==> design/flow/design.v <==
`timescale 1ns / 1ps
module Register #(parameter [15:0] RESET_VALUE = 16'h0000) (I, E, FunSel, Clock, Reset, Q);
    input wire [15:0] I;
    input wire E;
    input wire [2:0] FunSel;
    input wire Clock;
    input wire Reset;  
    output reg [15:0] Q;
    always @(posedge Clock) begin
        if (~Reset)
            Q <= RESET_VALUE;
        else if(E) begin
            case(FunSel)
                3'b000: Q <= Q - 16'd1;
                3'b001: Q <= Q + 16'd1;
                3'b010: Q <= I;
                3'b011: Q <= 16'b0;
                3'b100: Q <= {8'b0, I[7:0]};
                3'b101: Q[7:0] <= I[7:0];
                3'b110: Q[15:8] <= I[7:0];
                3'b111: Q[15:0] <= { {8{I[7]}}, I[7:0] };
            endcase
        end
    end
endmodule
`timescale 1ns / 1ps
module RegisterFile(I, OutASel, OutBSel, FunSel, RegSel, ScrSel, Clock, Reset, OutA, OutB);
    input wire [15:0] I;
    input wire [2:0] OutASel;
    input wire [2:0] OutBSel;
    input wire [2:0] FunSel;
    input wire [3:0] RegSel;
    input wire [3:0] ScrSel;
    input wire Clock;
    input wire Reset;
    output reg [15:0] OutA;
    output reg [15:0] OutB;
    wire [15:0] R1_Q, R2_Q, R3_Q, R4_Q;
    wire [15:0] S1_Q, S2_Q, S3_Q, S4_Q;
    Register R1(.I(I), .E(~RegSel[3]), .FunSel(FunSel), .Clock(Clock), .Reset(Reset), .Q(R1_Q));
    Register R2(.I(I), .E(~RegSel[2]), .FunSel(FunSel), .Clock(Clock), .Reset(Reset), .Q(R2_Q));
    Register R3(.I(I), .E(~RegSel[1]), .FunSel(FunSel), .Clock(Clock), .Reset(Reset), .Q(R3_Q));
    Register R4(.I(I), .E(~RegSel[0]), .FunSel(FunSel), .Clock(Clock), .Reset(Reset), .Q(R4_Q));
    Register S1(.I(I), .E(~ScrSel[3]), .FunSel(FunSel), .Clock(Clock), .Reset(Reset), .Q(S1_Q));
    Register S2(.I(I), .E(~ScrSel[2]), .FunSel(FunSel), .Clock(Clock), .Reset(Reset), .Q(S2_Q));
    Register S3(.I(I), .E(~ScrSel[1]), .FunSel(FunSel), .Clock(Clock), .Reset(Reset), .Q(S3_Q));
    Register S4(.I(I), .E(~ScrSel[0]), .FunSel(FunSel), .Clock(Clock), .Reset(Reset), .Q(S4_Q));
    always @(*) begin
        case(OutASel)
            3'b000: OutA = R1_Q;
            3'b001: OutA = R2_Q;
            3'b010: OutA = R3_Q;
            3'b011: OutA = R4_Q;
            3'b100: OutA = S1_Q;
            3'b101: OutA = S2_Q;
            3'b110: OutA = S3_Q;
            3'b111: OutA = S4_Q;
        endcase
        case(OutBSel)
            3'b000: OutB = R1_Q;
            3'b001: OutB = R2_Q;
            3'b010: OutB = R3_Q;
            3'b011: OutB = R4_Q;
            3'b100: OutB = S1_Q;
            3'b101: OutB = S2_Q;
            3'b110: OutB = S3_Q;
            3'b111: OutB = S4_Q;
        endcase
    end
endmodule
`timescale 1ns / 1ps
module AddressRegisterFile(I, OutCSel, OutDSel, FunSel, RegSel, Clock, Reset, OutC, OutD);
    input wire [15:0] I;
    input wire [1:0] OutCSel;
    input wire [1:0] OutDSel;
    input wire [2:0] FunSel;
    input wire [2:0] RegSel;
    input Clock;
    input Reset;
    output reg [15:0] OutC;
    output reg [15:0] OutD;
    wire [15:0] PC_Q, AR_Q, SP_Q;
    Register #(.RESET_VALUE(16'd0))   PC(.I(I), .E(~RegSel[2]), .FunSel(FunSel), .Clock(Clock), .Reset(Reset), .Q(PC_Q));
    Register #(.RESET_VALUE(16'd0))   AR(.I(I), .E(~RegSel[1]), .FunSel(FunSel), .Clock(Clock), .Reset(Reset), .Q(AR_Q));
    Register #(.RESET_VALUE(16'd255)) SP(.I(I), .E(~RegSel[0]), .FunSel(FunSel), .Clock(Clock), .Reset(Reset), .Q(SP_Q));
    always @(*) begin
        case(OutCSel)
            2'b00: OutC = PC_Q;
            2'b01: OutC = PC_Q;
            2'b10: OutC = AR_Q;
            2'b11: OutC = SP_Q;
        endcase
        case(OutDSel)
            2'b00: OutD = PC_Q;
            2'b01: OutD = PC_Q;
            2'b10: OutD = AR_Q;
            2'b11: OutD = SP_Q;
        endcase
    end
endmodule
`timescale 1ns / 1ps
module InstructionRegister(I, Write, LH, Clock, Reset, IROut, IRNext);
    input wire [7:0] I;
    input wire Write;
    input wire LH;
    input wire Clock;
    input wire Reset;
    output reg [15:0] IROut;
    output reg [15:0] IRNext;  
    always @(*) begin
        IRNext = IROut;
        if(Write) begin
            case(LH)
                1'b0: IRNext[7:0] = I;
                1'b1: IRNext[15:8] = I;
            endcase
        end
        if (~Reset)
            IRNext = 16'b0;
    end
    always @(posedge Clock) begin
        IROut <= IRNext;
    end
endmodule
`timescale 1ns / 1ps
module ArithmeticLogicUnit(A, B, FunSel, WF, Clock, Reset, ALUOut, FlagsOut, FlagsNext);
    input wire [15:0] A;
    input wire [15:0] B;
    input wire [4:0] FunSel;
    input wire WF;
    input wire Clock;
    input wire Reset;
    output reg [15:0] ALUOut;
    output reg [3:0] FlagsOut;  
    output reg [3:0] FlagsNext;  
    reg Z, C, N, O;
    reg [15:0] comp;  
    always @(*) begin
        C = 1'b0;
        N = 1'b0;
        O = 1'b0;
        comp = ~B;
        ALUOut = 16'b0;
        case(FunSel)
            5'b00000: ALUOut = {8'b0, A[7:0]};
            5'b00001: ALUOut = {8'b0, B[7:0]};
            5'b00010: ALUOut = {8'b0, ~A[7:0]};
            5'b00011: ALUOut = {8'b0, ~B[7:0]};
            5'b00100:  begin  
                ALUOut = 16'b0;
                {C, ALUOut[7:0]} = A[7:0] + B[7:0];
                    if ((~A[7] == ALUOut[7]) && (~B[7] == ALUOut[7]))
                       O = 1;
                   else
                       O = 0;
            end
            5'b00101:  begin  
                ALUOut = 16'b0;
                {C, ALUOut[7:0]} = A[7:0] + B[7:0] + FlagsOut[2];
                    if ((~A[7] == ALUOut[7]) && (~B[7] == ALUOut[7]))
                       O = 1;
                   else
                       O = 0;
            end
            5'b00110: begin  
                ALUOut = 16'b0;
                {C, ALUOut[7:0]} = A[7:0] + comp[7:0] + 1;
                if ((~A[7] == ALUOut[7]) && (B[7] == ALUOut[7]))
                    O = 1;
                else
                    O = 0;
            end
            5'b00111: ALUOut = {8'b0, A[7:0] & B[7:0]};
            5'b01000: ALUOut = {8'b0, A[7:0] | B[7:0]};
            5'b01001: ALUOut = {8'b0, A[7:0] ^ B[7:0]};
            5'b01010: ALUOut = {8'b0, ~(A[7:0] & B[7:0])};
            5'b01011: begin  
                ALUOut = {8'b0, A[6:0], 1'b0};
                C = A[7];
            end
            5'b01100: begin  
                ALUOut = {8'b0, 1'b0, A[7:1]};
                C = A[0];
            end
            5'b01101: begin  
                ALUOut = {8'b0, A[7], A[7:1]};
                C = A[0];
            end
            5'b01110: begin  
                C = A[7];
                ALUOut = {8'b0, A[6:0], FlagsOut[2]};
            end
            5'b01111: begin  
                C = A[0];
                ALUOut = {8'b0, FlagsOut[2], A[7:1]};
            end
            5'b10000: ALUOut = A;
            5'b10001: ALUOut = B;
            5'b10010: ALUOut = ~A;
            5'b10011: ALUOut = ~B;
            5'b10100: begin  
                {C, ALUOut} = A + B;
                if ((~A[15] == ALUOut[15]) && (~B[15] == ALUOut[15]))
                    O = 1;
                else
                    O = 0;
            end
            5'b10101: begin  
                {C, ALUOut} = A + B + FlagsOut[2];
                if ((~A[15] == ALUOut[15]) && (~B[15] == ALUOut[15]))
                    O = 1;
                else
                    O = 0;
            end
            5'b10110: begin  
                {C, ALUOut} = A + comp + 1;
                if ((~A[15] == ALUOut[15]) && (B[15] == ALUOut[15]))
                    O = 1;
                else
                    O = 0;
            end
            5'b10111: ALUOut = A & B;
            5'b11000: ALUOut = A | B;
            5'b11001: ALUOut = A ^ B;
            5'b11010: ALUOut = ~(A & B);
            5'b11011: begin  
                ALUOut = {A[14:0], 1'b0};
                C = A[15];
            end
            5'b11100: begin  
                ALUOut = {1'b0, A[15:1]};
                C = A[0];
            end
            5'b11101: begin  
                ALUOut = {A[15], A[15:1]};
                C = A[0];
            end
            5'b11110: begin  
                C = A[15];
                ALUOut = {A[14:0], FlagsOut[2]};
            end
            5'b11111: begin  
                C = A[0];
                ALUOut = {FlagsOut[2], A[15:1]};
            end
        endcase
        if ((FunSel[4] && ALUOut == 16'b0) || (~FunSel[4] && ALUOut[7:0] == 8'b0))
            Z = 1;
        else
            Z = 0;
        if ((FunSel != 5'b01101) && (FunSel != 5'b11101)) begin
            if ((FunSel[4] && ALUOut[15]) || (~FunSel[4] && ALUOut[7]))
                N = 1;
            else
                N = 0;
        end
    end
    always @(*) begin
        FlagsNext = FlagsOut;
        if(WF) begin
            case (FunSel[3:0])
                4'b0100: begin
                    FlagsNext[0] = O;
                    FlagsNext[2] = C;
                end
                4'b0101: begin
                    FlagsNext[0] = O;
                    FlagsNext[2] = C;
                end
                4'b0110: begin
                    FlagsNext[0] = O;
                    FlagsNext[2] = C;
                end
                4'b1011: FlagsNext[2] = C;
                4'b1100: FlagsNext[2] = C;
                4'b1101: FlagsNext[2] = C;
                4'b1110: FlagsNext[2] = C;
                4'b1111: FlagsNext[2] = C;
                default: ;
            endcase
            if ((FunSel != 5'b01101) && (FunSel != 5'b11101))
                FlagsNext[1] = N;
            FlagsNext[3] = Z;
        end
        if (~Reset)
            FlagsNext = 4'b0;
    end
    always @(posedge Clock) begin
        FlagsOut <= FlagsNext;
    end
endmodule
`timescale 1ns / 1ps
module ArithmeticLogicUnitSystem(
    RF_OutASel, RF_OutBSel, RF_FunSel, RF_RegSel, RF_ScrSel, ALU_FunSel, ALU_WF, ARF_OutCSel,
    ARF_OutDSel, ARF_FunSel, ARF_RegSel, IR_LH, IR_Write, Mem_WR, Mem_CS, MuxASel, MuxBSel, MuxCSel, Clock,
    Reset, MemData, Address, MuxCOut, IRNext, FlagsNext
    );
    input wire [2:0] RF_OutASel, RF_OutBSel, RF_FunSel;
    input wire [3:0] RF_RegSel, RF_ScrSel;
    input wire [4:0] ALU_FunSel;
    input wire ALU_WF;
    input wire [1:0] ARF_OutCSel, ARF_OutDSel;
    input wire [2:0] ARF_FunSel, ARF_RegSel;
    input wire IR_LH, IR_Write;
    input wire Mem_WR, Mem_CS;
    input wire [1:0] MuxASel, MuxBSel;
    input wire MuxCSel;
    input wire Clock;
    input wire Reset;
    input wire [7:0] MemData;
    output wire [15:0] Address;
    output reg [7:0] MuxCOut;
    output wire [15:0] IRNext;
    output wire [3:0] FlagsNext;
    reg [15:0] MuxAOut, MuxBOut;
    wire [15:0] OutA, OutB, OutC;
    wire [15:0] ALUOut;
    wire [15:0] IRFull;
    wire [7:0] IROut;
    wire [3:0] FlagsOut;
    wire [7:0] MemOut;
    assign MemOut = (~Mem_WR && ~Mem_CS) ? MemData : 8'h00;
    assign IROut = IRFull[7:0];
    RegisterFile RF(.I(MuxAOut), .OutASel(RF_OutASel), .OutBSel(RF_OutBSel), .FunSel(RF_FunSel),
        .RegSel(RF_RegSel), .ScrSel(RF_ScrSel), .Clock(Clock), .Reset(Reset), .OutA(OutA), .OutB(OutB));
    AddressRegisterFile ARF(.I(MuxBOut), .OutCSel(ARF_OutCSel), .OutDSel(ARF_OutDSel), .FunSel(ARF_FunSel),
        .RegSel(ARF_RegSel), .Clock(Clock), .Reset(Reset), .OutC(OutC), .OutD(Address));
    InstructionRegister IR(.I(MemOut), .Write(IR_Write), .LH(IR_LH), .Clock(Clock), .Reset(Reset),
        .IROut(IRFull), .IRNext(IRNext));
    ArithmeticLogicUnit ALU(.A(OutA), .B(OutB), .FunSel(ALU_FunSel), .WF(ALU_WF), .Clock(Clock), .Reset(Reset),
        .ALUOut(ALUOut), .FlagsOut(FlagsOut), .FlagsNext(FlagsNext));
    always @(*) begin
        case(MuxASel)
            2'b00: MuxAOut = ALUOut;
            2'b01: MuxAOut = OutC;
            2'b10: MuxAOut = {8'b0, MemOut};
            2'b11: MuxAOut = {8'b0, IROut};
        endcase
        case(MuxBSel)
            2'b00: MuxBOut = ALUOut;
            2'b01: MuxBOut = OutC;
            2'b10: MuxBOut = {8'b0, MemOut};
            2'b11: MuxBOut = {8'b0, IROut};
        endcase
        case(MuxCSel)
            1'b0: MuxCOut = ALUOut[7:0];
            1'b1: MuxCOut = ALUOut[15:8];
        endcase
    end
endmodule
`timescale 1ns / 1ps
module CPUSystem(Clock, Reset, T, Mem_Address, Mem_WData, Mem_RData, Mem_Read, Mem_Write);
    input wire Clock;
    input wire Reset;
    output wire [7:0] T;
    output wire [15:0] Mem_Address;
    output wire [7:0] Mem_WData;
    input wire [7:0] Mem_RData;
    output wire Mem_Read;
    output wire Mem_Write;
    reg [2:0] RF_OutASel, RF_OutBSel, RF_FunSel;
    reg [3:0] RF_RegSel, RF_ScrSel;
    reg [4:0] ALU_FunSel;
    reg ALU_WF;
    reg [1:0] ARF_OutCSel, ARF_OutDSel;
    reg [2:0] ARF_FunSel, ARF_RegSel;
    reg IR_LH, IR_Write;
    reg Mem_WR, Mem_CS;
    reg [1:0] MuxASel, MuxBSel;
    reg MuxCSel;
    reg [5:0] D;
    reg [1:0] RSEL;
    reg S;
    reg [2:0] DSTREG, SREG1, SREG2;
    reg [7:0] _T;
    reg [7:0] T_n;
    reg [2:0] q_RF_OutASel, q_RF_OutBSel, q_RF_FunSel;
    reg [3:0] q_RF_RegSel, q_RF_ScrSel;
    reg [4:0] q_ALU_FunSel;
    reg q_ALU_WF;
    reg [1:0] q_ARF_OutCSel, q_ARF_OutDSel;
    reg [2:0] q_ARF_FunSel, q_ARF_RegSel;
    reg q_IR_LH, q_IR_Write;
    reg q_Mem_WR, q_Mem_CS;
    reg [1:0] q_MuxASel, q_MuxBSel;
    reg q_MuxCSel;
    reg [5:0] q_D;
    reg [1:0] q_RSEL;
    reg q_S;
    reg [2:0] q_DSTREG, q_SREG1, q_SREG2;
    reg [7:0] q_T;
    reg [7:0] q_Tout;
    wire [15:0] IRNext;
    wire [3:0] FlagsNext;
    ArithmeticLogicUnitSystem _ALUSystem(.RF_OutASel(q_RF_OutASel), .RF_OutBSel(q_RF_OutBSel), .RF_FunSel(q_RF_FunSel),
        .RF_RegSel(q_RF_RegSel), .RF_ScrSel(q_RF_ScrSel), .ALU_FunSel(q_ALU_FunSel), .ALU_WF(q_ALU_WF), .ARF_OutCSel(q_ARF_OutCSel),
        .ARF_OutDSel(q_ARF_OutDSel), .ARF_FunSel(q_ARF_FunSel), .ARF_RegSel(q_ARF_RegSel), .IR_LH(q_IR_LH), .IR_Write(q_IR_Write),
        .Mem_WR(q_Mem_WR), .Mem_CS(q_Mem_CS), .MuxASel(q_MuxASel), .MuxBSel(q_MuxBSel), .MuxCSel(q_MuxCSel), .Clock(Clock),
        .Reset(Reset), .MemData(Mem_RData), .Address(Mem_Address), .MuxCOut(Mem_WData), .IRNext(IRNext), .FlagsNext(FlagsNext)
    );
    assign T = q_Tout;
    assign Mem_Read = ~q_Mem_CS & ~q_Mem_WR;
    assign Mem_Write = ~q_Mem_CS & q_Mem_WR;
    always @(posedge Clock) begin
        q_RF_OutASel <= RF_OutASel; q_RF_OutBSel <= RF_OutBSel; q_RF_FunSel <= RF_FunSel;
        q_RF_RegSel <= RF_RegSel; q_RF_ScrSel <= RF_ScrSel;
        q_ALU_FunSel <= ALU_FunSel; q_ALU_WF <= ALU_WF;
        q_ARF_OutCSel <= ARF_OutCSel; q_ARF_OutDSel <= ARF_OutDSel;
        q_ARF_FunSel <= ARF_FunSel; q_ARF_RegSel <= ARF_RegSel;
        q_IR_LH <= IR_LH; q_IR_Write <= IR_Write;
        q_Mem_WR <= Mem_WR; q_Mem_CS <= Mem_CS;
        q_MuxASel <= MuxASel; q_MuxBSel <= MuxBSel; q_MuxCSel <= MuxCSel;
        q_D <= D; q_RSEL <= RSEL; q_S <= S;
        q_DSTREG <= DSTREG; q_SREG1 <= SREG1; q_SREG2 <= SREG2;
        q_T <= _T; q_Tout <= T_n;
    end
    always @(*) begin
        RF_OutASel = q_RF_OutASel; RF_OutBSel = q_RF_OutBSel; RF_FunSel = q_RF_FunSel;
        RF_RegSel = q_RF_RegSel; RF_ScrSel = q_RF_ScrSel;
        ALU_FunSel = q_ALU_FunSel; ALU_WF = q_ALU_WF;
        ARF_OutCSel = q_ARF_OutCSel; ARF_OutDSel = q_ARF_OutDSel;
        ARF_FunSel = q_ARF_FunSel; ARF_RegSel = q_ARF_RegSel;
        IR_LH = q_IR_LH; IR_Write = q_IR_Write;
        Mem_WR = q_Mem_WR; Mem_CS = q_Mem_CS;
        MuxASel = q_MuxASel; MuxBSel = q_MuxBSel; MuxCSel = q_MuxCSel;
        D = q_D; RSEL = q_RSEL; S = q_S;
        DSTREG = q_DSTREG; SREG1 = q_SREG1; SREG2 = q_SREG2;
        _T = q_T; T_n = q_Tout;
        if (~Reset) begin
            RF_OutASel = 3'b0; RF_OutBSel = 3'b0; RF_FunSel = 3'b0;
            ALU_FunSel = 5'b0; ALU_WF = 1'b0;
            ARF_OutCSel = 2'b0; ARF_OutDSel = 2'b0; ARF_FunSel = 3'b0;
            IR_LH = 1'b0; Mem_WR = 1'b0;
            MuxASel = 2'b0; MuxBSel = 2'b0; MuxCSel = 1'b0;
            D = 6'b0; RSEL = 2'b0; S = 1'b0;
            DSTREG = 3'b0; SREG1 = 3'b0; SREG2 = 3'b0;
            T_n = 8'd0;
            _T = 8'd1;
            IR_Write = 1'b0;
            Mem_CS = 1'b1;
            resetSel();
        end
        else begin
            case (_T)
                8'd1: begin
                    T_n = _T;
                    RF_RegSel = 4'b1111;
                    RF_ScrSel = 4'b1111;
                    Mem_CS = 1'b0;
                    Mem_WR = 1'b0;
                    IR_Write = 1'b1;
                    IR_LH = 1'b0;
                    ARF_OutDSel = 2'b00;
                    ARF_RegSel = 3'b011;
                    ARF_FunSel = 3'b001;
                    _T = 8'd2;
                end
                8'd2: begin
                    T_n = _T;
                    IR_LH = 1'b1;
                    _T = 8'd4;
                end
                8'd4: begin
                    T_n = _T;
                    IR_Write = 1'b0;
                    resetSel();
                    decode(IRNext);
                    case (D)
                        6'h00: branch_1();
                        6'h01: begin
                            if (~FlagsNext[3])
                                branch_1();
                            else _T =  8'd1;
                        end
                        6'h02: begin
                            if (FlagsNext[3])
                                branch_1();
                            else _T =  8'd1;
                        end
                        6'h03: begin
                            inc_dec_sp(1'b0);
                            _T = 8'd8;
                        end
                        6'h04: push_1();
                        6'h05: inc_dec_1();
                        6'h06: inc_dec_1();
                        6'h07: one_sreg_1();
                        6'h08: one_sreg_1();
                        6'h09: one_sreg_1();
                        6'h0A: one_sreg_1();
                        6'h0B: one_sreg_1();
                        6'h0C: two_sreg_1();
                        6'h0D: two_sreg_1();
                        6'h0E: one_sreg_1();
                        6'h0F: two_sreg_1();
                        6'h10: two_sreg_1();
                        6'h11: mov(1'b1);
                        6'h12: ldr_1();
                        6'h13: str_1();
                        6'h14: mov(1'b0);
                        6'h15: two_sreg_1();
                        6'h16: two_sreg_1();
                        6'h17: two_sreg_1();
                        6'h18: one_sreg_1();
                        6'h19: two_sreg_1();
                        6'h1A: two_sreg_1();
                        6'h1B: two_sreg_1();
                        6'h1C: two_sreg_1();
                        6'h1D: two_sreg_1();
                        6'h1E: branch_1();
                        6'h1F: begin
                            inc_dec_sp(1'b0);
                            _T = 8'd8;
                        end
                        6'h20: ldrim();
                        6'h21: strim_1();
                    endcase
                end
                8'd8: begin
                    T_n = _T;
                    resetSel();
                    case (D)
                        6'h00: branch_2();
                        6'h01: branch_2();
                        6'h02: branch_2();
                        6'h03: pop_1();
                        6'h04: push_2();
                        6'h05: inc_dec_2(3'b001);
                        6'h06: inc_dec_2(3'b000);
                        6'h07: one_sreg_2(5'b11011, 1'b0);
                        6'h08: one_sreg_2(5'b11100, 1'b0);
                        6'h09: one_sreg_2(5'b11101, 1'b0);
                        6'h0A: one_sreg_2(5'b11110, 1'b0);
                        6'h0B: one_sreg_2(5'b11111, 1'b0);
                        6'h0C: two_sreg_2();
                        6'h0D: two_sreg_2();
                        6'h0E: one_sreg_2(5'b10010, 1'b0);
                        6'h0F: two_sreg_2();
                        6'h10: two_sreg_2();
                        6'h12: ldr_2();
                        6'h13: str_2();
                        6'h15: two_sreg_2();
                        6'h16: two_sreg_2();
                        6'h17: two_sreg_2();
                        6'h18: one_sreg_2(5'b10000, S);
                        6'h19: two_sreg_2();
                        6'h1A: two_sreg_2();
                        6'h1B: two_sreg_2();
                        6'h1C: two_sreg_2();
                        6'h1D: two_sreg_2();
                        6'h1E: bx_1();
                        6'h1F: bl_1();
                        6'h21: strim_2();
                    endcase
                end
                8'd16: begin
                    T_n = _T;
                    resetSel();
                    case (D)
                        6'h00: branch_3();
                        6'h01: branch_3();
                        6'h02: branch_3();
                        6'h03: pop_2();
                        6'h0C: two_sreg_3(5'b10111, 1'b0);
                        6'h0D: two_sreg_3(5'b11000, 1'b0);
                        6'h0F: two_sreg_3(5'b11001, 1'b0);
                        6'h10: two_sreg_3(5'b11010, 1'b0);
                        6'h15: two_sreg_3(5'b10100, 1'b0);
                        6'h16: two_sreg_3(5'b10101, 1'b0);
                        6'h17: two_sreg_3(5'b10110, 1'b0);
                        6'h19: two_sreg_3(5'b10100, S);
                        6'h1A: two_sreg_3(5'b10110, S);
                        6'h1B: two_sreg_3(5'b10111, S);
                        6'h1C: two_sreg_3(5'b11000, S);
                        6'h1D: two_sreg_3(5'b11001, S);
                        6'h1E: bx_2();
                        6'h1F: bl_2();
                        6'h21: strim_3();
                    endcase
                end
                8'd32: begin
                    T_n = _T;
                    resetSel();
                    case (D)
                        6'h1E: bx_3();
                        6'h1F: bl_3();
                        6'h21: strim_4();
                    endcase
                end
                 8'd64: begin
                    T_n = _T;
                    resetSel();
                    case (D)
                        6'h21: begin
                            strim_5();
                        end
                    endcase
                end
                default: resetSel();
            endcase
        end
    end
    task decode (input [15:0] IR);
    begin
        D = IR[15:10];
        RSEL = IR[9:8];
        S = IR[9];
        DSTREG = IR[8:6];
        SREG1 = IR[5:3];
        SREG2 = IR[2:0];
    end
    endtask
    task resetSel ();
    begin
        Mem_CS = 1'b1;
        ARF_RegSel = 3'b111;
        RF_RegSel = 4'b1111;
        RF_ScrSel = 4'b1111;
    end
    endtask
    task branch_1 ();
    begin
        ARF_OutCSel = 2'b00;  
        MuxASel = 2'b01;  
        RF_ScrSel = 4'b0111;  
        RF_FunSel = 3'b010;
        _T = 8'd8;
        end
    endtask
    task branch_2 ();
    begin
        MuxASel = 2'b11;  
        RF_ScrSel = 4'b1011;  
        RF_FunSel = 3'b111;
        _T = 8'd16;
    end
    endtask
    task branch_3 ();
    begin
        RF_OutASel = 3'b100;  
        RF_OutBSel = 3'b101;  
        MuxBSel = 2'b00;
        ARF_RegSel = 3'b011;  
        ARF_FunSel = 3'b010;
        ALU_FunSel = 5'b10100;
        ALU_WF = 1'b0;
        _T = 8'd1;
    end
    endtask
    task inc_dec_sp (input id);
    begin
        ARF_RegSel = 3'b110;  
        ARF_FunSel = id ? 3'b000 : 3'b001;
    end
    endtask
    task  pop_1 ();
    begin
        Mem_CS = 1'b0;
        Mem_WR = 1'b0;  
        ARF_OutDSel = 2'b11;  
        MuxASel = 2'b10;  
        case (RSEL)
            2'b00: RF_RegSel = 4'b0111;  
            2'b01: RF_RegSel = 4'b1011;  
            2'b10: RF_RegSel = 4'b1101;  
            2'b11: RF_RegSel = 4'b1110;  
        endcase
        RF_FunSel = 3'b100;
        inc_dec_sp(1'b0);
        _T = 8'd16;
    end
    endtask
    task pop_2 ();
    begin
        Mem_CS = 1'b0;
        Mem_WR = 1'b0;  
        ARF_OutDSel = 2'b11;  
        MuxASel = 2'b10;  
        case (RSEL)
            2'b00: RF_RegSel = 4'b0111;  
            2'b01: RF_RegSel = 4'b1011;  
            2'b10: RF_RegSel = 4'b1101;  
            2'b11: RF_RegSel = 4'b1110;  
        endcase
        RF_FunSel = 3'b110;
        _T = 8'd1;
    end
    endtask
    task push_1 ();
    begin
        Mem_CS = 1'b0;
        Mem_WR = 1'b1;  
        ARF_OutDSel = 2'b11;  
        RF_OutASel = {1'b0, RSEL};
        MuxCSel = 1'b1;  
        ALU_FunSel = 5'b10000;
        ALU_WF = 1'b0;
        inc_dec_sp(1'b1);
        _T = 8'd8;
    end
    endtask
    task push_2 ();
    begin
        Mem_CS = 1'b0;
        Mem_WR = 1'b1;  
        ARF_OutDSel = 2'b11;  
        RF_OutASel = {1'b0, RSEL};
        MuxCSel = 1'b0;  
        ALU_FunSel = 5'b10000;
        ALU_WF = 1'b0;
        inc_dec_sp(1'b1);
        _T = 8'd1;
    end
    endtask
    task inc_dec_1 ();
    begin
        if (DSTREG[2]) begin
            case (DSTREG)
                3'b100: RF_RegSel = 4'b0111;  
                3'b101: RF_RegSel = 4'b1011;  
                3'b110: RF_RegSel = 4'b1101;  
                3'b111: RF_RegSel = 4'b1110;  
            endcase
            RF_FunSel = 3'b010;
        end
        else begin
            case (DSTREG)
                3'b000: ARF_RegSel = 3'b011;  
                3'b001: ARF_RegSel = 3'b011;  
                3'b010: ARF_RegSel = 3'b110;  
                3'b011: ARF_RegSel = 3'b101;  
            endcase
            ARF_FunSel = 3'b010;
        end
        if (SREG1[2]) begin
            RF_OutASel = {1'b0, SREG1[1:0]};
            ALU_FunSel = 5'b10000;
            ALU_WF = 1'b0;
            if (DSTREG[2])
                MuxASel = 2'b00;  
            else
                MuxBSel = 2'b00;  
        end
        else begin
            case (SREG1)
                3'b000: ARF_OutCSel = 2'b00;  
                3'b001: ARF_OutCSel = 2'b00;  
                3'b010: ARF_OutCSel = 2'b11;  
                3'b011: ARF_OutCSel = 2'b10;  
            endcase
            if (DSTREG[2])
                MuxASel = 2'b01;  
            else
                MuxBSel = 2'b01;  
        end
        _T = 8'd8;
    end
    endtask
    task inc_dec_2 (input [2:0] opcode);
    begin
        if (DSTREG[2]) begin
            case (DSTREG)
                3'b100: RF_RegSel = 4'b0111;  
                3'b101: RF_RegSel = 4'b1011;  
                3'b110: RF_RegSel = 4'b1101;  
                3'b111: RF_RegSel = 4'b1110;  
            endcase
            RF_FunSel = opcode;
        end
        else begin
            case (DSTREG)
                3'b000: ARF_RegSel = 3'b011;  
                3'b001: ARF_RegSel = 3'b011;  
                3'b010: ARF_RegSel = 3'b110;  
                3'b011: ARF_RegSel = 3'b101;  
            endcase
            ARF_FunSel = opcode;
        end
        _T = 8'd1;
    end
    endtask
    task one_sreg_1 ();
    begin
        if (~SREG1[2]) begin
            case (SREG1)
                3'b000: ARF_OutCSel = 2'b00;  
                3'b001: ARF_OutCSel = 2'b00;  
                3'b010: ARF_OutCSel = 2'b11;  
                3'b011: ARF_OutCSel = 2'b10;  
            endcase
            RF_ScrSel = 4'b0111;  
            MuxASel = 2'b01;  
            RF_FunSel = 3'b010;
        end
        _T = 8'd8;
    end
    endtask
    task one_sreg_2 (input [4:0] opcode, input s);
    begin
        if (SREG1[2])
            RF_OutASel = {1'b0, SREG1[1:0]};
        else
            RF_OutASel = 3'b100;  
        if (DSTREG[2]) begin
            case (DSTREG)
                3'b100: RF_RegSel = 4'b0111;  
                3'b101: RF_RegSel = 4'b1011;  
                3'b110: RF_RegSel = 4'b1101;  
                3'b111: RF_RegSel = 4'b1110;  
            endcase
            RF_FunSel = 3'b010;
            MuxASel = 2'b00;  
        end
        else begin
            case (DSTREG)
                3'b000: ARF_RegSel = 3'b011;  
                3'b001: ARF_RegSel = 3'b011;  
                3'b010: ARF_RegSel = 3'b110;  
                3'b011: ARF_RegSel = 3'b101;  
            endcase
            ARF_FunSel = 3'b010;
            MuxBSel = 2'b00;  
        end
        ALU_FunSel = opcode;
        ALU_WF = s;
        _T = 8'd1;
    end
    endtask
    task two_sreg_1 ();
    begin
        if (~SREG1[2]) begin
            case (SREG1)
                3'b000: ARF_OutCSel = 2'b00;  
                3'b001: ARF_OutCSel = 2'b00;  
                3'b010: ARF_OutCSel = 2'b11;  
                3'b011: ARF_OutCSel = 2'b10;  
            endcase
            RF_ScrSel = 4'b0111;  
            MuxASel = 2'b01;  
            RF_FunSel = 3'b010;
        end
        _T = 8'd8;
    end
    endtask
    task two_sreg_2 ();
    begin
       if (~SREG2[2]) begin
            case (SREG2)
                3'b000: ARF_OutCSel = 2'b00;  
                3'b001: ARF_OutCSel = 2'b00;  
                3'b010: ARF_OutCSel = 2'b11;  
                3'b011: ARF_OutCSel = 2'b10;  
            endcase
            RF_ScrSel = 4'b1011;  
            MuxASel = 2'b01;  
            RF_FunSel = 3'b010;
        end
        _T = 8'd16;
    end
    endtask
    task two_sreg_3 (input [4:0] opcode, input s);
    begin
        if (SREG1[2]) 
            RF_OutASel = {1'b0, SREG1[1:0]};
        else
            RF_OutASel = 3'b100;  
        if (SREG2[2])
            RF_OutBSel = {1'b0, SREG2[1:0]};
        else
            RF_OutBSel = 3'b101;  
        if (DSTREG[2]) begin
            case (DSTREG)
                3'b100: RF_RegSel = 4'b0111;  
                3'b101: RF_RegSel = 4'b1011;  
                3'b110: RF_RegSel = 4'b1101;  
                3'b111: RF_RegSel = 4'b1110;  
            endcase
            RF_FunSel = 3'b010;
            MuxASel = 2'b00;  
        end
        else begin
            case (DSTREG)
                3'b000: ARF_RegSel = 3'b011;  
                3'b001: ARF_RegSel = 3'b011;  
                3'b010: ARF_RegSel = 3'b110;  
                3'b011: ARF_RegSel = 3'b101;  
            endcase
            ARF_FunSel = 3'b010;
            MuxBSel = 2'b00;  
        end
        ALU_FunSel = opcode;
        ALU_WF = s;
        _T = 8'd1;
    end
    endtask
    task mov (input lh);
    begin
        case(RSEL)
            2'b00: RF_RegSel = 4'b0111;  
            2'b01: RF_RegSel = 4'b1011;  
            2'b10: RF_RegSel = 4'b1101;  
            2'b11: RF_RegSel = 4'b1110;  
        endcase
        RF_FunSel = lh ? 3'b110 : 3'b101;
        MuxASel = 2'b11;  
        _T = 8'd1;
    end
    endtask
    task ldr_1 ();
    begin
        Mem_CS = 1'b0;
        Mem_WR = 1'b0;  
        ARF_OutDSel = 2'b10;  
        MuxASel = 2'b10;  
        case (RSEL)
            2'b00: RF_RegSel = 4'b0111;  
            2'b01: RF_RegSel = 4'b1011;  
            2'b10: RF_RegSel = 4'b1101;  
            2'b11: RF_RegSel = 4'b1110;  
        endcase
        RF_FunSel = 3'b100;
        inc_dec_sp(1'b0);
        _T = 8'd8;
    end
    endtask
    task ldr_2 ();
    begin
        Mem_CS = 1'b0;
        Mem_WR = 1'b0;  
        ARF_OutDSel = 2'b10;  
        MuxASel = 2'b10;  
        case (RSEL)
            2'b00: RF_RegSel = 4'b0111;  
            2'b01: RF_RegSel = 4'b1011;  
            2'b10: RF_RegSel = 4'b1101;  
            2'b11: RF_RegSel = 4'b1110;  
        endcase
        RF_FunSel = 3'b110;
        inc_dec_sp(1'b1);
        _T = 8'd1;
    end
    endtask
    task str_1 ();
    begin
        Mem_CS = 1'b0;
        Mem_WR = 1'b1;  
        ARF_OutDSel = 2'b10;  
        RF_OutASel = {1'b0, RSEL};
        MuxCSel = 1'b0;  
        ALU_FunSel = 5'b10000;
        ALU_WF = 1'b0;
        inc_dec_sp(1'b0);
        _T = 8'd8;
    end
    endtask
    task str_2 ();
    begin
        Mem_CS = 1'b0;
        Mem_WR = 1'b1;  
        ARF_OutDSel = 2'b10;  
        RF_OutASel = {1'b0, RSEL};
        MuxCSel = 1'b1;  
        ALU_FunSel = 5'b10000;
        ALU_WF = 1'b0;
        inc_dec_sp(1'b1);
        _T = 8'd1;
    end
    endtask
    task bx_1 ();
    begin
        Mem_CS = 1'b0;
        Mem_WR = 1'b1;  
        ARF_OutDSel = 2'b11;  
        RF_OutASel = 3'b100;  
        MuxCSel = 1'b1;  
        ALU_FunSel = 5'b10000;
        ALU_WF = 1'b0;
        inc_dec_sp(1'b1);
        _T = 8'd16;
    end
    endtask
    task bx_2 ();
    begin
        Mem_CS = 1'b0;
        Mem_WR = 1'b1;  
        ARF_OutDSel = 2'b11;  
        RF_OutASel = 3'b100;  
        MuxCSel = 1'b0;  
        ALU_FunSel = 5'b10000;
        ALU_WF = 1'b0;
        inc_dec_sp(1'b1);
        _T = 8'd32;
    end
    endtask
    task bx_3 ();
    begin
        ARF_RegSel = 3'b011;  
        ARF_FunSel = 3'b010;
        RF_OutASel = {1'b0, RSEL};
        MuxBSel = 2'b00;  
        ALU_FunSel = 5'b10000;
        ALU_WF = 1'b0;
        _T = 8'd1;
    end
    endtask
    task bl_1 ();
    begin
        Mem_CS = 1'b0;
        Mem_WR = 1'b0;  
        ARF_OutDSel = 2'b11;  
        MuxBSel = 2'b10;  
        RF_ScrSel = 4'b0111;  
        RF_FunSel = 3'b100;
        inc_dec_sp(1'b0);
        _T = 8'd16;
    end
    endtask
    task bl_2 ();
    begin
        Mem_CS = 1'b0;
        Mem_WR = 1'b0;  
        ARF_OutDSel = 2'b11;  
        MuxBSel = 2'b10;  
        RF_ScrSel = 4'b0111;  
        RF_FunSel = 3'b110;
        _T = 8'd32;
    end
    endtask
    task bl_3 ();
    begin
        ARF_RegSel = 3'b011;  
        ARF_FunSel = 3'b010;
        RF_OutASel = 3'b100;  
        MuxBSel = 2'b00;  
        ALU_FunSel = 5'b10000;
        ALU_WF = 1'b0;
        _T = 8'd1;
    end
    endtask
    task ldrim ();
    begin
        case (RSEL)
            2'b00: RF_RegSel = 4'b0111;  
            2'b01: RF_RegSel = 4'b1011;  
            2'b10: RF_RegSel = 4'b1101;  
            2'b11: RF_RegSel = 4'b1110;  
        endcase
        RF_FunSel = 3'b100;
        MuxASel = 2'b11;  
        _T = 8'd1;
    end
    endtask
    task strim_1 ();
    begin
        RF_ScrSel = 4'b0111;  
        RF_FunSel = 3'b010;
        ARF_OutCSel = 2'b10;  
        MuxASel = 2'b01;  
        _T = 8'd8;
    end
    endtask
    task strim_2 ();
    begin
        RF_ScrSel = 4'b1011;  
        RF_FunSel = 3'b010;
        MuxASel = 2'b11;  
        _T = 8'd16;
    end
    endtask
    task strim_3 ();
    begin
        RF_OutASel = 3'b100;  
        RF_OutBSel = 3'b101;  
        ALU_FunSel = 5'b10100;
        ALU_WF = 1'b0;
        ARF_RegSel = 3'b101;  
        ARF_FunSel = 3'b010;
        MuxBSel = 2'b00;  
        _T = 8'd32;
    end
    endtask
    task strim_4 ();
    begin
        Mem_CS = 1'b0;
        Mem_WR = 1'b1;  
        ARF_OutDSel = 2'b10;  
        RF_OutASel = {1'b0, RSEL};
        MuxCSel = 1'b0;  
        ALU_FunSel = 5'b10000;
        ALU_WF = 1'b0;
        ARF_RegSel = 3'b101;  
        ARF_FunSel = 3'b001;
        _T = 8'd64;
    end
    endtask
    task strim_5 ();
    begin
        Mem_CS = 1'b0;
        Mem_WR = 1'b1;  
        ARF_OutDSel = 2'b10;  
        RF_OutASel = {1'b0, RSEL};
        MuxCSel = 1'b1;  
        ALU_FunSel = 5'b10000;
        ALU_WF = 1'b0;
        ARF_RegSel = 3'b101;  
        ARF_FunSel = 3'b001;
        _T = 8'd1;
    end
    endtask
endmodule
==> design/flow/run.sh <==
#!/bin/bash
# the make line also repeats each setting of config.mk as NAME=value (left out here)
make -C /OpenROAD-flow-scripts/flow DESIGN_CONFIG=/design/flow/config.mk WORK_HOME=/design/flow/orfs CLKGATE_MAP_FILE= finish
==> design/flow/config.mk <==
export PLATFORM = sky130hd
export DESIGN_NAME = CPUSystem
export DESIGN_NICKNAME = CPUSystem
export VERILOG_FILES = /design/flow/design.v
export SDC_FILE = /design/flow/constraint.sdc
export NUM_CORES = 4
export LEC_CHECK = 0
export CAP_MARGIN = 20
export CORE_MARGIN = 2
export CORE_UTILIZATION = 72
export CTS_CLUSTER_SIZE = 31
export SETUP_SLACK_MARGIN = 2.67
export SLEW_MARGIN = 20
==> design/flow/constraint.sdc <==
create_clock -name core_clock -period 14.8 [get_ports {Clock}]
set_input_delay 2.9600 -clock core_clock [delete_from_list [all_inputs] [get_ports {Clock}]]
set_output_delay 2.9600 -clock core_clock [all_outputs]
set_load 0.01 [all_outputs]
==> CHANGELOG.md, run 1 <==
### Changed

- Cell mode on critical path: inv_1
- Grt ovf: 0
- Clock skew: 0.0173 ns
- Area leader share: 19.6%
- Core footprint: ~33,000 sq um
- Fin Hold WS: about 0.46 ns
- RSZ-0062 raised after global routing: false
- GPL Wtd Cong: 1.07
- Syn avg cell area: around 6.8 sq um
- Lkg Pwr: 0.00916 uW
- CTS tree: done
- Bufs on Longest Clock Path: 3
- Initial Utilization: between 70% and 80%
- Hold path depth: 2
- Post-detail-place hpwl: 67,900 microns
- Late-Pin Clk Latency: 0.58 ns
- Post-synth net total: ~3,700
- Initial antenna violation count: 3
- DRC: 0
- Vias in the first global route: 27,200
- Clk pwr share: 27.5%
- DIE HEIGHT: 188 microns
- Seq. pwr: 782 uW
- Critical path required time: 11.84 ns
- Mapped Cells: 3,582
- Max FO, Critical Path: between 40 and 50
- Comb power: 1150 uW
- Crit path to: Mem_WData[6]
- Slowest CP cell: dfxtp_2
- Synth Flop Type: dfxtp_1
- Register share after synthesis: around 20%
- Top Ports: 44
- CTS clk-pin slew, worst paths: 0.07 ns
- Chip Area: approximately 35,000 sq um
- Ys flops: 237
- Post-place setup slack: 5.89 ns
- Drt pass-1 iters: 10
- Maximum VDD drop: between 0.0001 and 0.00015 V
- Min-Delay Endpoint: q_Tout[1]
- Pwr dens: 106 nW/um^2
- WL final: about 97,000 microns
- Crit share post-route: 67.0%
- Biggest consumer: combinational cells
- CP top delay family: AND-OR/OR-AND gates
- Mapped Area: 24,300 sq um
- R2R cell count: 18
- Logic pwr share: 43.1%
- Crit path kind: flip-flop to output pin
- ANT nets after route: 0
- Yosys stat chip area: 24,300 sq um
- CP Depth: 16
- Switch share: 42.2%
- Final setup fails: 0
- Total track usage: a little over half
- Yosys Instances: about 3,600
- Hold buffer count at CTS: 0
- Initial DRC Count: 5,672
- Ys async rst share: 0%
- Setup TNS: 0 ns
- Fin area: 25,100 sq um
- Placed inst area: ~24,000 sq um
- Synth mux share: 3.61%
- Crit path cell chain: nor2b_1 > a221oi_1 > o22ai_1 > inv_1 > ha_1 > inv_1 > o31ai_1 > a2111oi_1 > o21a_1 > o2111ai_1 > nand3b_1 > xor2_1 > o221ai_1 > nand2_1 > o21ai_0 > clkdlybuf4s50_1
- Synth cell count leaders: nand2_1 (408), nor2_1 (325), a21oi_1 (311), o21ai_0 (295), clkbuf_1 (280)
- Count leader, synth: nand2_1
- Tool warnings: 69
- Post-CTS setup buffer count: 0
- Root Driver: clkbuf_16
- P_sw: ~1100 uW
- Outcome: timing/DRC/antenna clean
- Max_slew headroom: around 15%
- FF-to-FF End: _ALUSystem.RF.R1.Q[15]
- Hold Crit Class: flip-flop to flip-flop
- Comb area leader: AND-OR/OR-AND gates
- WL/cell: 25.5 microns
- Final Hold Viols: 0
- Critical path capture point type: output pin
- Slew @ Worst Pin: 1.26 ns
- CTS Sinks: 237
- Row Count: roughly 67
- Crit. Startpoint: q_RF_OutASel[2]
- Cell Type Count: 109
- Port Buffer Count: 42
- Int Pwr: between 1500 and 2000 uW
- Antenna diodes: 0
- Worst Setup Start Kind: flip-flop
- Final worst setup slack: 4.88 ns
- Largest net degree at the start of global routing: 97
- Final #Nets: 3,424
- Syn-to-layout area delta: 3.41%
- Fmax: 101 MHz
- # H-tree levels: 1
- Simple Share, Synth: 27.2%
- Top cells by area, synth: dfxtp_1 (20%), a21oi_1 (6.4%), nand2_1 (6.3%)
- Area leader, netlist: dfxtp_1
- Seq pwr share: 29.4%
- Aoi share: 33.8%
- Xor/xnor share: 4.40%
- Reg-to-reg critical path startpoint: q_RF_OutASel[2]
- Post-DR vias/cell: 7.79
- CP arrival: about 7.0 ns
- Clk power: 731 uW
- Die width: 188 microns
- R2R setup slack: 7.39 ns
- Yosys warns: 9
- Vias: approximately 30,000
- Total chip power: 2660 uW
- EDFF count, synth: 0
- Global-route wire length before repair: about 150,000 microns
- TritonCTS buffer count: 28
- Min Tclk post-route: 9.92 ns
- Post-CTS Resized: 0
- Buffers & Inverters on Critical Path: 3
- Slew Limit Fails: 0
- Max-cap violations: 0
- Critical Path Max Stage Delay: between 0.9 and 1 ns
- Hold Crit Start: q_Tout[1]
- Adder-Cell Fraction of Synth Area: 3.67%
[cell type report]
cell class                 count  area [sq um]
tap                          448           561
fill                        2626          8270
clock buffer                  40           847
clock inverter                11           113
timing repair buffer          84           733
multi-input combinational   2879         17700
sequential                   237          4750
inverter                     114           429
[per-layer routing]
metal	global-route usage [%]	vias to the layer above	part of all wire (%)	routed length (microns)
met2	78.4	2860	41	40200
met1	62.0	13300	34	32600
li1	-	12700	-	-
met4	39.3	6	9.2	8950
met3	18.1	821	16	15300
met5	0.275	-	0.052	50
[metrics by stage]
stage	utilization, %	instances
finish	75.2	3813
global route	75.2	3813
CTS	75.2	3813
detailed placement	72.3	3762
global placement	72.3	3761
floorplan	-	3582
==> run 2: changes to the inputs <==
- ABC_AREA: unset -> 1
- CAP_MARGIN: 20 -> 15
- CELL_PAD_IN_SITES_DETAIL_PLACEMENT: unset -> 0
- CELL_PAD_IN_SITES_GLOBAL_PLACEMENT: unset -> 3
- CORE_ASPECT_RATIO: unset -> 0.82
- CORE_UTILIZATION: 72 -> 30
- CTS_CLUSTER_DIAMETER: unset -> 49
- CTS_CLUSTER_SIZE: 31 -> 49
- GPL_ROUTABILITY_DRIVEN: unset -> 1
- MAX_ROUTING_LAYER: unset -> met5
- MIN_ROUTING_LAYER: unset -> met2
- PLACE_DENSITY_LB_ADDON: unset -> 0.24
- SETUP_SLACK_MARGIN: 2.67 -> -0.87
- SLEW_MARGIN: 20 -> 10
- TNS_END_PERCENT: unset -> 45
- clock period: 14.8 -> 11.0 ns (I/O delays scaled with it)
==> CHANGELOG.md, run 2 <==
### Changed

- Clock skew: between 0.03 and 0.04 ns
- P_sw: ~3600 uW
- Aoi share: 25.0%
- Comb power: roughly 3800 uW
- Core footprint: 80,000 sq um
- Biggest consumer: combinational cells
- Post-synth net total: 4,362
- Critical path capture point type: output pin
- Area leader share: approximately 20%
- R2R cell count: 23
- Setup TNS: 0 ns
- CP arrival: 6.34 ns
- # H-tree levels: 2
- Max FO, Critical Path: 17
- Global-route wire length before repair: 193,000 microns
- Yosys stat chip area: ~24,000 sq um
- Hold buffer count at CTS: 0
- Int Pwr: 3030 uW
- GPL Wtd Cong: between 1 and 1.5
- Adder-Cell Fraction of Synth Area: under 10%
- Seq pwr share: 18.6%
- Crit path to: Mem_WData[6]
- Switch share: 54.5%
- Top cells by area, synth: dfxtp_1 (20%), nand2_1 (14%), inv_1 (9.3%)
- Crit. Startpoint: q_RF_OutBSel[2]
- Grt ovf: 0
- Xor/xnor share: 1.38%
- Die width: 318 microns
- Synth cell count leaders: nand2_1 (923), inv_1 (599), nor2_1 (560), o21ai_0 (395), nand3_1 (351)
- Bufs on Longest Clock Path: 3
- Ys async rst share: 0%
- Chip Area: about 83,000 sq um
- Logic pwr share: 56.4%
- Cell mode on critical path: nand2_1
- Critical path required time: 8.80 ns
- WL/cell: approximately 25 microns
- FF-to-FF End: _ALUSystem.RF.S2.Q[9]
- Top Ports: 44
- Mapped Cells: 4,282
- CP top delay family: simple AND/OR/NAND/NOR gates
- RSZ-0062 raised after global routing: false
- Hold path depth: 2
- Max_slew headroom: under 10%
- Critical Path Max Stage Delay: 0.59 ns
- CTS Sinks: 237
- CTS tree: done
- Min-Delay Endpoint: q_Tout[5]
- Final #Nets: around 4,300
- Count leader, synth: nand2_1
- Total track usage: approximately 47%
- Largest net degree at the start of global routing: 69
- DRC: 0
- Hold Crit Start: q_Tout[5]
- Slowest CP cell: dfxtp_1
- Row Count: 94
- Drt pass-1 iters: 13
- Maximum VDD drop: 0.000175 V
- Pwr dens: 244 nW/um^2
- Vias: about 42,000
- Hold Crit Class: flip-flop to flip-flop
- Crit share post-route: around 78%
- R2R setup slack: 4.04 ns
- Post-detail-place hpwl: between 90,000 and 100,000 microns
- Yosys warns: 9
- Buffers & Inverters on Critical Path: 5
- Placed inst area: 25,500 sq um
- Simple Share, Synth: between 30% and 40%
- Synth mux share: 0.331%
- TritonCTS buffer count: approximately 48
- Port Buffer Count: 42
- Initial antenna violation count: 0
- Fmax: 117 MHz
- Seq. pwr: 1240 uW
- Max-cap violations: 0
- Crit path kind: flip-flop to output pin
- Tool warnings: between 60 and 70
- Area leader, netlist: dfxtp_1
- Syn avg cell area: 5.65 sq um
- Initial DRC Count: 9,218
- Late-Pin Clk Latency: 0.65 ns
- DIE HEIGHT: 261 microns
- Root Driver: clkbuf_16
- CTS clk-pin slew, worst paths: 0.06 ns
- Vias in the first global route: 45,100
- Slew @ Worst Pin: roughly 1.4 ns
- ANT nets after route: 0
- Ys flops: around 240
- Clk power: 1660 uW
- Comb area leader: simple AND/OR/NAND/NOR gates
- CP Depth: 22
- Crit path cell chain: inv_2 > nand2_1 > inv_2 > a21oi_1 > nand3b_1 > nand2_1 > inv_1 > fa_1 > ha_1 > inv_1 > nor2_1 > nand3_1 > nor2_1 > nand3_1 > nor2_1 > nand4_1 > nand2_1 > nand2_1 > nand3_1 > nand2_1 > o21ai_0 > clkdlybuf4s50_1
- Post-CTS Resized: 0
- Initial Utilization: 30.2%
- WL final: 133,000 microns
- Outcome: timing/DRC/antenna clean
- Synth Flop Type: dfxtp_1
- Worst Setup Start Kind: flip-flop
- EDFF count, synth: 0
- Slew Limit Fails: 0
- Mapped Area: 24,200 sq um
- Post-DR vias/cell: 7.90
- Cell Type Count: slightly below 70
- Yosys Instances: 4,282
- Post-CTS setup buffer count: 0
- Lkg Pwr: roughly 0.012 uW
- Fin area: 27,300 sq um
- Reg-to-reg critical path startpoint: q_RF_OutASel[2]
- Syn-to-layout area delta: 12.8%
- Final setup fails: 0
- Min Tclk post-route: 8.54 ns
- Clk pwr share: 25.0%
- Register share after synthesis: around a fifth
- Final Hold Viols: 0
run 2: metal layers:
metal	part of all wire, %	GRT usage [%]	vias up
met4	9.8	9.97	101
met2	43	51.1	12300
li1	-	-	14200
met5	2.2	34.8	-
met1	0	-	14200
met3	45	65.6	1439
run 2: area by class of cell:
type / count / area (sq um)
Timing Repair Buffer: 78 / 688
Clock buffer: 52 / 1270
Inverter: 631 / 2380
Antenna cell: 7 / 17.5
Fill cell: 9248 / 52700
Multi-Input combinational cell: 3251 / 16400
Tap cell: 1056 / 1320
Clock inverter: 37 / 489
Sequential cell: 237 / 4750
run 2: through the flow:
stage | std cells | util (%) | hold slack, ns | setup WS (ns) | power, uW
4_1_cts | 5342 | 34.1 | 0.464 | 2.85 | 6330
6_report | 5349 | 34.1 | 0.459 | 2.46 | 6650
5_1_grt | 5342 | 34.1 | 0.476 | 2.13 | 7030
2_1_floorplan | 4282 | - | 0.424 | 5.52 | 3470
3_5_place_dp | 5253 | 31.9 | 0.454 | 3.50 | 4680
3_3_place_gp | 5253 | 31.9 | 0.451 | 3.50 | 4730
==> run 3: changes to the inputs <==
- CAP_MARGIN: 15 -> 5
- CELL_PAD_IN_SITES_GLOBAL_PLACEMENT: 3 -> 0
- CORE_ASPECT_RATIO: 0.82 -> 0.96
- CORE_UTILIZATION: 30 -> 72
- CTS_CLUSTER_DIAMETER: 49 -> 231
- CTS_CLUSTER_SIZE: 49 -> unset
- HOLD_SLACK_MARGIN: unset -> -0.09
- MIN_ROUTING_LAYER: met2 -> met1
- PLACE_DENSITY_LB_ADDON: 0.24 -> unset
- SETUP_SLACK_MARGIN: -0.87 -> 0.62
- SLEW_MARGIN: 10 -> 30
- TNS_END_PERCENT: 45 -> unset
- clock period: 11.0 -> 5.11 ns (I/O delays scaled with it)
==> CHANGELOG.md, run 3 <==
### Changed

- Vias in the first global route: 29,000
- Post-DR vias/cell: 6.98
- Mapped Cells: 4,282
- Crit share post-route: 108%
- Ys async rst share: 0%
- Crit path kind: flip-flop to output pin
- WL/cell: 21.8 microns
- Max-cap violations: 0
- Top cells by area, synth: dfxtp_1 (20%), nand2_1 (14%), inv_1 (9.3%)
- Tool warnings: 71
- Initial Utilization: 73.4%
- Hold Crit Start: q_Tout[2]
- Final Hold Viols: 0
- P_sw: 7310 uW
- Crit. Startpoint: q_RF_OutBSel[0]
- # H-tree levels: 1
- Hold buffer count at CTS: 0
- Seq pwr share: 19.1%
- Global-route wire length before repair: 152,000 microns
- Yosys Instances: ~4,300
- GPL Wtd Cong: ~1.1
- CP arrival: around 4.5 ns
- EDFF count, synth: 0
- Switch share: 53.4%
- Critical path capture point type: output pin
- Min-Delay Endpoint: q_Tout[2]
- FF-to-FF End: q_RF_FunSel[4]
- Core footprint: about 33,000 sq um
- DIE HEIGHT: 184 microns
- Final worst setup slack: -0.418 ns
- Buffers & Inverters on Critical Path: 6
- Post-place setup slack: 0.0364 ns
- Max FO, Critical Path: 7
- Final setup fails: 22
- Count leader, synth: nand2_1
- Crit path cell chain: buf_8 > nand3_4 > buf_4 > o21ai_1 > nor2_1 > nand2_1 > nand2_1 > inv_1 > ha_4 > buf_4 > inv_1 > nand2_1 > nand2_1 > nand2_1 > and2_1 > nand2_1 > nand2_1 > nand3_1 > nand4_1 > nor2_1 > nand2_1 > nand2_2 > o21ai_1 > buf_2
- Fmax: about 180 MHz
- Area leader, netlist: dfxtp_1
- Lkg Pwr: around 0.012 uW
- Biggest consumer: combinational cells
- Die width: between 150 and 200 microns
- Fail Reasons: setup timing
- Cell Type Count: 68
- Simple Share, Synth: a little under two fifths
- Total track usage: 54.1%
- Post-synth net total: 4,362
- Total chip power: 13,700 uW
- DRC: 0
- TritonCTS buffer count: 28
- Mapped Area: around 24,000 sq um
- Largest net degree at the start of global routing: 78
- Seq. cell area: 4760 sq um
- Clk power: 2360 uW
- Comb power: approximately 8700 uW
- Synth mux share: less than 1%
- Vias: approximately 34,000
- Maximum VDD drop: 0.000624 V
- Root Driver: clkbuf_16
- Late-Pin Clk Latency: 0.61 ns
- Min Tclk post-route: 5.53 ns
- Yosys stat chip area: 24,200 sq um
- Final #Nets: 4,445
- Slew @ Worst Pin: about 1.1 ns
- Fillers: 2,193
- Clock skew: 0.0306 ns
- CP Depth: 24
- Max_slew headroom: 26.3%
- Comb area leader: simple AND/OR/NAND/NOR gates
- Top Ports: 44
- Critical Path Max Stage Delay: 0.40 ns
- Logic cell area: ~18,000 sq um
- R2R cell count: 32
- Logic pwr share: 63.6%
- Worst Setup Start Kind: flip-flop
- Clk pwr share: 17.3%
- Adder-Cell Fraction of Synth Area: 3.68%
- Fin cells: 4,820
- Ys flops: 237
- Pwr dens: 487 nW/um^2
- Xor/xnor share: 1.38%
- Post-detail-place hpwl: 70,100 microns
- Synth Flop Type: dfxtp_1
- Critical path required time: 4.09 ns
- Crit path to: Mem_WData[6]
- Syn-to-layout area delta: 16.2%
- Chip Area: 35,100 sq um
- CTS Sinks: between 200 and 250
- R2R setup slack: -0.18 ns
- Aoi share: about a quarter
- Reg-to-reg critical path startpoint: q_RF_OutBSel[0]
- Row Count: 65
- Slew Limit Fails: 0
- CP top delay family: simple AND/OR/NAND/NOR gates
- Placed cells: approximately 4,700
- RSZ-0062 raised after global routing: true
- Initial antenna violation count: 4
- CTS clk-pin slew, worst paths: 0.07 ns
- Bufs on Longest Clock Path: 3
- WL final: 105,000 microns
- Synth cell count leaders: nand2_1 (923), inv_1 (599), nor2_1 (560), o21ai_0 (395), nand3_1 (351)
- Area leader share: between 10% and 20%
- Initial DRC Count: 7,278
- Hold path depth: 2
- Int Pwr: around 6400 uW
- Fin Hold WS: 0.462 ns
- CTS tree: done
- Register share after synthesis: 19.6%
- Seq. pwr: 2620 uW
- Slowest CP cell: dfxtp_4
- Cell mode on critical path: nand2_1
- Port Buffer Count: 42
- Syn avg cell area: 5.65 sq um
- Outcome: failed layout checks
- Grt ovf: 0
- Hold Crit Class: flip-flop to flip-flop
- Drt pass-1 iters: 22
- ANT nets after route: 0
- Yosys warns: 9
run 3: routing by layer:
layer / part of all wire (%) / vias to the layer above / GRT usage (%)
met2: 39 / 3469 / 79.3
met4: 10 / 6 / 38.7
met3: 17 / 1129 / 18.3
met5: 0.12 / - / 0
li1: - / 14500 / -
met1: 33 / 14500 / 66.0
run 3: final cells by class:
| cell class | count | share of cell area [%] |
|---|---|---|
| Multi-Input combinational cell | 3251 | 62.3 |
| Sequential cell | 237 | 17.0 |
| Inverter | 631 | 8.55 |
| Timing Repair Buffer | 216 | 6.55 |
| Clock buffer | 36 | 2.74 |
| Tap cell | 435 | 1.94 |
| Clock inverter | 13 | 0.949 |
| Antenna cell | 1 | 0.00891 |
run 3: what timing repair did:
item,CTS,global route
endpoints found under the setup margin,61,96
gates resized,150,230
pin swaps,26,80
buffers inserted,18,38
run 3: through the flow:
step	cell area, sq um	util [%]	TNS (ns)
floorplan	24200	-	0
global placement	25300	76.9	0
detailed placement	25300	76.9	0
CTS	26900	81.7	0
global route	28100	85.3	-24.68
finish	28100	85.3	-3.73
==> run 4: changes to the inputs <==
- CAP_MARGIN: 5 -> 20
- CELL_PAD_IN_SITES_DETAIL_PLACEMENT: 0 -> unset
- CELL_PAD_IN_SITES_GLOBAL_PLACEMENT: 0 -> unset
- CORE_ASPECT_RATIO: 0.96 -> unset
- CORE_UTILIZATION: 72 -> 65
- CTS_CLUSTER_DIAMETER: 231 -> unset
- GPL_ROUTABILITY_DRIVEN: 1 -> unset
- HOLD_SLACK_MARGIN: -0.09 -> unset
- MAX_ROUTING_LAYER: met5 -> unset
- MIN_ROUTING_LAYER: met1 -> unset
- SETUP_SLACK_MARGIN: 0.62 -> unset
- SLEW_MARGIN: 30 -> 20
- clock period: 5.11 -> 6.2 ns (I/O delays scaled with it)
==> CHANGELOG.md, run 4 <==
### Changed

- Fin area: 26,100 sq um
- Max-cap violations: 0
- CTS tree: done
- Initial DRC Count: 4,932
- Biggest consumer: combinational cells
- Comb area leader: simple AND/OR/NAND/NOR gates
- Fin Hold WS: 0.465 ns
- Buffers & Inverters on Critical Path: 3
- Reg-to-reg critical path startpoint: q_RF_OutASel[0]
- Core footprint: 36,600 sq um
- Aoi share: 25.0%
- Yosys Instances: approximately 4,300
- Yosys stat chip area: 24,200 sq um
- FF-to-FF End: _ALUSystem.RF.R2.Q[9]
- Post-synth net total: 4,362
- Worst Setup Start Kind: flip-flop
- Synth Flop Type: dfxtp_1
- Comb power: 6110 uW
- R2R setup slack: 0.97 ns
- Pwr dens: 388 nW/um^2
- DIE HEIGHT: 197 microns
- Bufs on Longest Clock Path: 3
- Top Ports: 44
- Min-Delay Endpoint: q_Tout[4]
- Antenna diodes: 0
- Syn-to-layout area delta: 7.84%
- Register share after synthesis: 19.6%
- Placed inst area: 24,800 sq um
- Min Tclk post-route: about 6.0 ns
- Crit share post-route: a little over nine tenths
- Simple Share, Synth: a little under two fifths
- Mapped Area: 24,200 sq um
- Seq pwr share: approximately a fifth
- P_sw: 5350 uW
- Crit path to: Mem_WData[3]
- Max_slew headroom: 29.1%
- Clk power: about 1900 uW
- Hold path depth: 2
- Initial Utilization: 66.1%
- Yosys warns: 9
- CP Depth: 21
- Root Driver: clkbuf_16
- DRC: 0
- Largest net degree at the start of global routing: 82
- Ys async rst share: 0%
- Final setup fails: 0
- Switch share: roughly 53%
- Crit path kind: flip-flop to output pin
- CP arrival: 4.79 ns
- Crit. Startpoint: q_RF_OutASel[0]
- Port Buffer Count: between 40 and 50
- Seq. pwr: 2110 uW
- GPL Wtd Cong: 1.10
- Maximum VDD drop: 0.000444 V
- Critical path required time: 4.96 ns
- Crit path cell chain: buf_4 > nand3_4 > o21ai_1 > nor2_1 > nand2_1 > nand2_1 > inv_1 > ha_1 > nand3_1 > nand3_1 > nand3_1 > nand3_1 > nand2_1 > nand2_1 > nand2_1 > nand3_1 > nor2_1 > nand2_2 > nand2_1 > o21ai_0 > clkdlybuf4s50_1
- Initial antenna violation count: 1
- Outcome: timing/DRC/antenna clean
- Chip Area: 38,800 sq um
- Tool warnings: 69
- Synth cell count leaders: nand2_1 (923), inv_1 (599), nor2_1 (560), o21ai_0 (395), nand3_1 (351)
- Logic pwr share: 60.5%
- Slew Limit Fails: 0
- EDFF count, synth: 0
- Slew @ Worst Pin: 1.05 ns
- Xor/xnor share: around 1.4%
- Post-DR vias/cell: 6.57
- Grt ovf: 0
- WL/cell: 21.1 microns
- Syn avg cell area: 5.65 sq um
- Final Hold Viols: 0
- Post-detail-place hpwl: 74,600 microns
- CP top delay family: simple AND/OR/NAND/NOR gates
- Hold Crit Start: q_Tout[4]
- Vias in the first global route: 27,900
- Die width: 197 microns
- Ys flops: 237
- Setup TNS: 0 ns
- Fillers: 3,276
- Adder-Cell Fraction of Synth Area: 3.68%
- CTS clk-pin slew, worst paths: approximately 0.07 ns
- WL final: approximately 100,000 microns
- Drt pass-1 iters: 7
- Max FO, Critical Path: 12
- Global-route wire length before repair: 153,000 microns
- Top cells by area, synth: dfxtp_1 (20%), nand2_1 (14%), inv_1 (9.3%)
- R2R cell count: 25
- Count leader, synth: nand2_1
- Critical path capture point type: output pin
- Area leader share: 19.6%
- Critical Path Max Stage Delay: approximately 0.52 ns
- Lkg Pwr: ~0.012 uW
- Clock skew: around 0.018 ns
- # H-tree levels: 1
- Total track usage: roughly half
- TritonCTS buffer count: 28
- Hold buffer count at CTS: 0
- Clk pwr share: a little under a fifth
- Synth mux share: 0.331%
- Cell mode on critical path: nand2_1
- Final #Nets: around 4,300
- Row Count: roughly 70
- Int Pwr: roughly 4800 uW
- Hold Crit Class: flip-flop to flip-flop
- ANT nets after route: 0
- Mapped Cells: 4,282
- Cell Type Count: 68
- Fmax: 166 MHz
- Vias: 31,100
- CTS Sinks: 237
- Slowest CP cell: clkdlybuf4s50_1
- Area leader, netlist: dfxtp_1
- Late-Pin Clk Latency: between 0.6 and 0.7 ns
[run 4: timing repair]
| action | CTS | global route |
|---|---|---|
| gates cloned | 0 | 0 |
| resized | 5 | 54 |
| pin swaps | 0 | 2 |
| hold endpoints to repair | 0 | 0 |
| setup buffers | 0 | 4 |
| setup endpoints to repair | 8 | 8 |
[run 4: per-stage QoR]
step	total power (uW)	std cells	setup WS [ns]	utilization (%)
2_1_floorplan	6150	4282	1.68	-
3_3_place_gp	7780	4671	0.528	67.8
3_5_place_dp	7830	4671	0.398	67.8
4_1_cts	9700	4723	0.0106	70.6
5_1_grt	10700	4727	-0.0879	71.2
6_report	10100	4727	0.170	71.2
[run 4: area by class of cell]
class / count / area, sq um / share of cell area, %
Clock buffer: 38 / 818 / 3.14
Clock inverter: 14 / 205 / 0.787
Inverter: 631 / 2390 / 9.17
Multi-Input combinational cell: 3251 / 16500 / 63.4
Sequential cell: 237 / 4760 / 18.3
Tap cell: 468 / 586 / 2.25
Timing Repair Buffer: 88 / 776 / 2.97
[run 4: layer usage]
metal	GRT usage [%]	up-vias	share of wire [%]
met4	34.8	0	8.1
met5	0	-	0
met3	12.7	562	15
met1	62.8	13700	36
li1	-	14300	-
met2	74.7	2443	41
Power and IR drop assume default switching activity.
